== job 3071 ==
==> flow/design.v <==
module Decoder(
input       [3:2]            ALU_FUN,
output      reg              Logic_Enable,
output      reg              Shift_Enable,
output      reg              Arith_Enable,
output      reg              CMP_Enable
);
always @(*)               
 begin 
  case (ALU_FUN)
		   2'b00 : 
		   begin 
		    Arith_Enable = 1'b1;
			Shift_Enable = 1'b0;
			Logic_Enable = 1'b0;
			CMP_Enable = 1'b0;
		   end
		   2'b01 :                                       
		   begin 
		    Arith_Enable = 1'b0;
			Shift_Enable = 1'b0;
			Logic_Enable = 1'b1;
			CMP_Enable = 1'b0;
		   end
		   2'b10 :                                       
		   begin 
		    Arith_Enable = 1'b0;
			Shift_Enable = 1'b0;
			Logic_Enable = 1'b0;
			CMP_Enable = 1'b1;
		   end
		   2'b11 :                                       
		   begin 
		    Arith_Enable = 1'b0;
			Shift_Enable = 1'b1;
			Logic_Enable = 1'b0;
			CMP_Enable = 1'b0;
		   end
	endcase 
end 	
endmodule
module Arith_Unit #(parameter Width = 16)
(
input     [Width-1 :0]                 A,
input     [Width-1 :0]                 B,
input                                  CLK,
input                                  RST,
input       [1:0]                      ALU_FUN,
input                                  Arith_Enable,
output      reg[Width-1 :0]            Arith_OUT,
output      reg                        Carry_OUT,
output      reg                        Arith_Flag
);
wire                         High; 
wire                         LOW;
reg   [Width-1 :0]           Arith_OUT_R;
reg                          Arith_Flag_R;
reg                          Carry_OUT_R;
always @(*) 
 begin
  Carry_OUT_R = 1'b0;
  Arith_Flag_R = Arith_Enable;
  if (Arith_Enable)  
   begin 
            Arith_Flag_R = High;
	  case (ALU_FUN)
			   2'b00 :                                       
			   begin 
			   {Carry_OUT_R , Arith_OUT_R} = A + B;
			   end
			   2'b01 :                                      
			   begin 
			   Arith_OUT_R = A - B;
			   end
			   2'b10 :                                      
			   begin
			   Arith_OUT_R = A * B ;
			   end
			   2'b11 :                                     
			   begin
			   Arith_OUT_R = (B == {Width{1'b0}}) ? {Width{1'b1}} : A / B ;
			   end
		endcase 
	end
   else 
    begin
	  Arith_OUT_R= 16'b0;	
	end	
end 	
always @(posedge CLK or negedge RST)                 
 begin 
	 if (!RST)
	  begin
	    Arith_OUT <= 16'b0;
	    Arith_Flag <= 1'b0;
		Carry_OUT <= 1'b0;
	  end
	 else 
	  begin
	    Arith_OUT <= Arith_OUT_R;
 	    Arith_Flag <= Arith_Flag_R;
		Carry_OUT <= Carry_OUT_R;
	  end
 end
assign High = 1'b1;
assign LOW = 1'b0;
endmodule   
module Logic_Unit  #(parameter Width = 16)
(
input       [Width-1 :0]               A,
input       [Width-1 :0]               B,
input                                  CLK,
input       [1:0]                      ALU_FUN,
input                                  RST,
input                                  Logic_Enable,
output      reg                        Logic_Flag,
output      reg[Width-1 :0]            Logic_OUT
);
wire                         High; 
wire                         LOW;
reg    [Width-1 :0]          Logic_OUT_R;
reg                          Logic_Flag_R;
always @(*)               
 begin 
  Logic_Flag_R = Logic_Enable;
  if (Logic_Enable)
   begin
               Logic_Flag_R = High;
	  case (ALU_FUN)
			   2'b00 :                                       
			   begin
			   Logic_OUT_R = A & B;
			   end
			   2'b01 :                                       
			   begin
			   Logic_OUT_R = A | B;
			   end
			   2'b10 :                                       
			   begin
			   Logic_OUT_R = ~(A & B);
			   end
			   2'b11 :                                        
			   begin
			   Logic_OUT_R = ~(A | B);
			   end
		endcase
     end	
	else		
	 begin
	 Logic_OUT_R = 16'b0;
	 end
end 	
always @ (posedge CLK or negedge RST)                 
 begin 
 if (!RST)
  begin
  Logic_OUT <= 16'b0;
  Logic_Flag <= 1'b0;
  end
 else
  begin 
  Logic_OUT <= Logic_OUT_R;
  Logic_Flag <= Logic_Flag_R;
  end
end
assign High = 1'b1;
assign LOW = 1'b0;
endmodule   
module CMP_Unit #(parameter Width = 16)
(
input       [Width-1 :0]               A,
input       [Width-1 :0]               B,
input                                  CLK,
input       [1:0]                      ALU_FUN,
input                                  RST,
input                                  CMP_Enable,
output      reg                        CMP_Flag,
output      reg[Width-1 :0]            CMP_OUT
);
wire                         High; 
wire                         LOW;
reg   [Width-1 :0]           CMP_OUT_R;
reg                          CMP_Flag_R;
always @(*)               
 begin 
  CMP_Flag_R = CMP_Enable;
  CMP_OUT_R = 16'b0;
  if (CMP_Enable)
   begin
               CMP_Flag_R = High;
	  case (ALU_FUN)
			   2'b00 : 
			   begin                                   
				 CMP_OUT_R = 16'b0000;
				 end
			   2'b01 : 
			   begin 
				if (A == B)                                      
				 CMP_OUT_R = 16'b0001;
				 end
			   2'b10 :                                        
			   begin 
				if ( A > B)
				 CMP_OUT_R = 16'b0010;
				 end
			   2'b11 :                                       
			   begin
				if (A < B)
				 CMP_OUT_R = 16'b0011;
				 end
		endcase 
	end
  else
   begin
    CMP_OUT_R = 16'b0;
  end	
end 	
always @ (posedge CLK or negedge RST)                 
begin 
 if (!RST)
  begin
  CMP_OUT <= 16'b0;
  CMP_Flag <= 1'b0;
  end
 else
  begin 
  CMP_OUT <= CMP_OUT_R;
  CMP_Flag <= CMP_Flag_R;
  end
end
assign High = 1'b1;
assign LOW = 1'b0;
endmodule   
module Shift_Unit #(parameter Width = 16)
(
input       [Width-1 :0]                  A,
input       [Width-1 :0]                  B,
input                                     CLK,
input       [1:0]                         ALU_FUN,
input                                     RST,
input                                     Shift_Enable,
output      reg                           Shift_Flag,
output      reg[Width-1 :0]               Shift_OUT
);
wire                         High; 
wire                         LOW;
reg   [Width-1 :0]           Shift_OUT_R;
reg                          Shift_Flag_R;
always @(*)               
 begin 
  Shift_Flag_R = Shift_Enable;
  if (Shift_Enable)
   begin
              Shift_Flag_R = High;
	  case (ALU_FUN)
			   2'b00 :                                        
			   begin 
			   Shift_OUT_R = A >> 16'b0001;
			   end
			   2'b01 :                                        
			   begin
			   Shift_OUT_R = A << 16'b0001;
			   end
			   2'b10 :                                        
			   begin 
			   Shift_OUT_R = B >> 16'b0001;
			   end
			   2'b11 :                                        
			   begin
			   Shift_OUT_R = B << 16'b0001;
			   end
		endcase 
	end
  else
   begin 
     Shift_OUT_R = 16'b0;
  end	 
end 	
always @ (posedge CLK or negedge RST)                 
 begin 
  if (!RST)
   begin 
  Shift_OUT <= 16'b0;
  Shift_Flag <= 1'b0;
   end
  else
   begin  
  Shift_OUT <= Shift_OUT_R;
  Shift_Flag <= Shift_Flag_R;
  end
end
assign High = 1'b1;
assign LOW = 1'b0;
endmodule   
module ALU_TOP #(parameter Width = 16)
( 
input        [Width-1 :0]                                 A,
input        [Width-1 :0]                                 B,
input        [3:0]                                        ALU_FUN,
input                                                     CLK,
input                                                     RST,
output       [Width-1 :0]                                 Arith_OUT,
output                                                    Arith_Flag,
output                                                    Carry_OUT,
output       [Width-1 :0]                                 Logic_Out,
output                                                    Logic_Flag,
output       [Width-1 :0]                                 CMP_OUT,
output                                                    CMP_Flag,
output                                                    Shift_Flag,
output       [Width-1 :0]                                 Shift_OUT
);
wire      Shift_Enable,Logic_Enable,Arith_Enable,CMP_Enable;
Decoder DUT1 (
.ALU_FUN(ALU_FUN[3:2]),
.Logic_Enable(Logic_Enable),
.Shift_Enable(Shift_Enable),
.Arith_Enable(Arith_Enable),
.CMP_Enable(CMP_Enable)
);
Arith_Unit DUT2 (
.A(A),
.B(B),
.CLK(CLK),
.RST(RST),
.ALU_FUN(ALU_FUN[1:0]),
.Arith_Enable(Arith_Enable),
.Arith_OUT(Arith_OUT),
.Carry_OUT(Carry_OUT),
.Arith_Flag(Arith_Flag)
);
Logic_Unit DUT3 (
.A(A),
.B(B),
.CLK(CLK),
.RST(RST),
.ALU_FUN(ALU_FUN[1:0]),
.Logic_Enable(Logic_Enable),
.Logic_Flag(Logic_Flag),
.Logic_OUT(Logic_Out)
);
CMP_Unit DUT4 (
.A(A),
.B(B),
.CLK(CLK),
.RST(RST),
.ALU_FUN(ALU_FUN[1:0]),
.CMP_Enable(CMP_Enable),
.CMP_Flag(CMP_Flag),
.CMP_OUT(CMP_OUT)
);
Shift_Unit DUT5(
.A(A),
.B(B),
.CLK(CLK),
.RST(RST),
.ALU_FUN(ALU_FUN[1:0]),
.Shift_Enable(Shift_Enable),
.Shift_Flag(Shift_Flag),
.Shift_OUT(Shift_OUT)
);
endmodule
Settings: LEC_CHECK=0, ABC_AREA=0, CAP_MARGIN=40, CORE_MARGIN=2, CORE_UTILIZATION=56, CTS_CLUSTER_DIAMETER=198, GPL_ROUTABILITY_DRIVEN=1, HOLD_SLACK_MARGIN=-0.1, MIN_ROUTING_LAYER=met1, SETUP_SLACK_MARGIN=4.44, SLEW_MARGIN=15, TNS_END_PERCENT=5; clock period 17.4 ns.
run.sh (not shown) runs the stock make flow with config.mk's settings and CLKGATE_MAP_FILE=.
Job 3071 completed end to end; final checks failed (negative setup slack).
[inputs] job 9272 vs job 3071
==> flow/config.mk <==
export PLATFORM = sky130hd
export DESIGN_NAME = ALU_TOP
export DESIGN_NICKNAME = ALU_TOP
export VERILOG_FILES = /design/flow/design.v
export SDC_FILE = /design/flow/constraint.sdc
export NUM_CORES = 4
export LEC_CHECK = 0
export CAP_MARGIN = 40
export CORE_ASPECT_RATIO = 0.57
export CORE_MARGIN = 7
export CORE_UTILIZATION = 31
export GPL_ROUTABILITY_DRIVEN = 1
export MIN_ROUTING_LAYER = met1
export SLEW_MARGIN = 40
==> flow/constraint.sdc <==
create_clock -name core_clock -period 51.8 [get_ports {CLK}]
set_input_delay 10.3600 -clock core_clock [delete_from_list [all_inputs] [get_ports {CLK}]]
set_output_delay 10.3600 -clock core_clock [all_outputs]
set_load 0.01 [all_outputs]
==> results <==
- Of job 3071 and job 9272, only job 9272 finishes the flow clean.
- Although job 3071 finished all stages, its layout failed final checks on negative setup slack.
- Relative to job 3071, the final wirelength measured on job 9272 has decreased by a few percent.
- Going from job 3071 to job 9272, die size now larger, synthesis-to-layout area growth now smaller.
- Job 9272 vs. job 3071: total stage count of the critical path saw a decrease, highest ir drop seen on vdd dropped 60%, power lost 70%.
- Diff job 9272 and job 3071: standard-cell row count higher in job 9272
- Job 3071 -> job 9272: core area increased by more than half
- Clock network power share: job 9272 and job 3071 compared, lower one is job 3071
- Job 9272 ends up with a summed area of non-filler cells in the final layout that is 4400 um2 lower than in job 3071.
### job 9272 -> job 3347
diff --git a/flow/config.mk b/flow/config.mk
--- a/flow/config.mk
+++ b/flow/config.mk
@@ -8,2 +8,3 @@
 export CAP_MARGIN = 40
+export CELL_PAD_IN_SITES_DETAIL_PLACEMENT = 2
 export CORE_ASPECT_RATIO = 0.57
@@ -11,3 +12,6 @@
 export CORE_UTILIZATION = 31
+export CTS_CLUSTER_DIAMETER = 332
+export CTS_CLUSTER_SIZE = 38
 export GPL_ROUTABILITY_DRIVEN = 1
+export MAX_ROUTING_LAYER = met4
 export MIN_ROUTING_LAYER = met1
==> flow/constraint.sdc <==
create_clock -name core_clock -period 20.0 [get_ports {CLK}]
set_input_delay 4.0000 -clock core_clock [delete_from_list [all_inputs] [get_ports {CLK}]]
set_output_delay 4.0000 -clock core_clock [all_outputs]
set_load 0.01 [all_outputs]
==> comparison <==
Job 3347 had finished all stages when the layout checks came back failing, citing max-capacitance violations, max-slew violations, negative setup slack. Looking at the reports, job 9272 completed the entire flow and the layout it produced met the timing, DRC and antenna checks. Re share of the clock period used by the worst path: job 3347 and job 9272 aren't equal, and the lower value belongs to job 9272. Relative to job 9272, final weighted congestion in routability-driven placement has increased by 1.4% in job 3347. Iteration tally of the first detailed-router pass: job 3347 and job 9272 compared, higher one is job 3347.
## Diff of input files: job 8485 against job 3347
==> flow/config.mk <==
export PLATFORM = sky130hd
export DESIGN_NAME = ALU_TOP
export DESIGN_NICKNAME = ALU_TOP
export VERILOG_FILES = /design/flow/design.v
export SDC_FILE = /design/flow/constraint.sdc
export NUM_CORES = 4
export LEC_CHECK = 0
export CAP_MARGIN = 20
export CORE_MARGIN = 2
export CORE_UTILIZATION = 54
export SETUP_SLACK_MARGIN = 5.0
export SLEW_MARGIN = 20
==> flow/constraint.sdc <==
create_clock -name core_clock -period 17.4 [get_ports {CLK}]
set_input_delay 3.4800 -clock core_clock [delete_from_list [all_inputs] [get_ports {CLK}]]
set_output_delay 3.4800 -clock core_clock [all_outputs]
set_load 0.01 [all_outputs]
Of job 8485 and job 3347, it is job 8485 that has the lower number of detailed-routing iterations run before antenna repair. The layout from job 8485, despite a flow that completed every stage, fails the layout checks, with the failing checks listed as negative setup slack. Diff job 3347..job 8485 | cell area after technology mapping | unchanged. Compared to job 3347, job 8485 has starting DRC count in detailed routing 2,552 lower. Job 8485 does better than job 3347 on total length of routed wires. Count of buffers not belonging to the clock network in the layout (job 8485 vs. job 3347) decreases by a few percent. Measured against job 8485, the design area of job 3347 comes out at 1.08 times the reference value. [compare] base=job 3347 new=job 8485: sequential share of layout area now sits higher, largest voltage drop on the vdd net now sits higher.
[inputs] job 111 vs job 8485
diff --git a/flow/config.mk b/flow/config.mk
--- a/flow/config.mk
+++ b/flow/config.mk
@@ -8,5 +8,5 @@
 export CAP_MARGIN = 20
+export CORE_ASPECT_RATIO = 1.82
 export CORE_MARGIN = 2
-export CORE_UTILIZATION = 54
-export SETUP_SLACK_MARGIN = 5.0
-export SLEW_MARGIN = 20
+export CORE_UTILIZATION = 40
+export SLEW_MARGIN = 10
==> flow/constraint.sdc <==
create_clock -name core_clock -period 32.0 [get_ports {CLK}]
set_input_delay 6.4000 -clock core_clock [delete_from_list [all_inputs] [get_ports {CLK}]]
set_output_delay 6.4000 -clock core_clock [all_outputs]
set_load 0.01 [all_outputs]
## What came out
Job 111 finished end to end and its layout was clean on timing, DRC and antenna. Taking job 111 over job 8485, the standard cell area after detailed placement ratio works out to 0.950. Relative to job 8485, number of endpoints failing setup at the final stage has decreased by 6 in job 111. Going from job 8485 to job 111, final design area excluding fillers went down by 9.1%, worst hold slack rose by 2.89 ns, depth of the critical timing path with buffers and inverters included now larger. Against job 8485, job 111 comes in 1.6% lower on number of global-route vias before repair. The via count number comes out lower for job 111 vs job 8485. On data required time of the worst path: between job 111 and job 8485, it ends up higher for job 111. Job 8485 → job 111: detailed router's first-iteration violation count went down by 868; share of the final layout cell area in multi-input gates rose 2.9 points.


Starts from the design.v that is shown in full above.
Settings: LEC_CHECK=0, ABC_AREA=1, CAP_MARGIN=20, CORE_MARGIN=2, CORE_UTILIZATION=43, CTS_CLUSTER_DIAMETER=232, CTS_CLUSTER_SIZE=98, PLACE_DENSITY=0.85, SLEW_MARGIN=20, TNS_END_PERCENT=20; clock period 32.0 ns.
Rerun with:
CORE_UTILIZATION = 58   (was 43)
CTS_CLUSTER_DIAMETER = 171   (was 232)
MAX_ROUTING_LAYER = met4   (was unset)
PLACE_DENSITY = unset   (was 0.85)
TNS_END_PERCENT = unset   (was 20)
=>
- The new run ran to the end with no violations
- synthesized area does not change
- core utilization grows by 16 points
- first-iteration DRC count went down by about a fifth
- design area goes down slightly
- cell count went down by a few percent
- setup slack gets better by 0.18 ns
Rerun with:
ABC_AREA = unset   (was 1)
CORE_UTILIZATION = 59   (was 58)
CTS_CLUSTER_DIAMETER = unset   (was 171)
CTS_CLUSTER_SIZE = unset   (was 98)
GPL_ROUTABILITY_DRIVEN = 0   (was unset)
MAX_ROUTING_LAYER = unset   (was met4)
Global-route usage went up by 3.1 points.
Final area went up by a few percent.
Sequential power hardly moves.
Combinational power went up by about a fifth.
Synthesized cell count went down by about a fifth.
Routed wire length went up by a few percent.
Die area went down by a few percent.
Cell count went down by roughly a tenth.
Core utilization went up by 7.4 points.
Maximum frequency went down by a few percent.
Total power went up by about a fifth.
Rerun with:
ABC_AREA = 1   (was unset)
CORE_UTILIZATION = 36   (was 59)
CTS_CLUSTER_DIAMETER = 81   (was unset)
CTS_CLUSTER_SIZE = 67   (was unset)
GPL_ROUTABILITY_DRIVEN = unset   (was 0)
MAX_ROUTING_LAYER = met4   (was unset)
Result:
- wire length hardly moves
- maximum frequency climbs by 4.3%
- clock power climbs by 7.4%
- worst hold slack gets better by 0.0047 ns
- worst setup slack gets better by 1.3 ns
- core utilization drops by 31 points
- via count drops by 1.4%
- area after synthesis climbs by 4.9%
- final cell count climbs by 23%
Rerun with:
CORE_UTILIZATION = 25   (was 36)
CTS_CLUSTER_DIAMETER = 387   (was 81)
PLACE_DENSITY = 0.93   (was unset)
Effect: Wire length came out lower by a few percent; via count rose by a few percent; sequential power barely changes; design area increases slightly; non-clock buffer count goes down by 4.
Rerun with:
ABC_AREA = unset   (was 1)
CORE_UTILIZATION = 66   (was 25)
CTS_CLUSTER_DIAMETER = 234   (was 387)
CTS_CLUSTER_SIZE = unset   (was 67)
PLACE_DENSITY = unset   (was 0.93)
Combinational power rose by 21%; power increases by about 16%; cell area went down by about 0.3%; hold slack gains 0.025 ns; global-route usage grows by 29 points; wire length increases by 3.8%; flip-flop count does not change; worst setup slack got worse by 1.3 ns; synthesized area fell by about 4.7%.
Power and IR drop assume default switching activity.
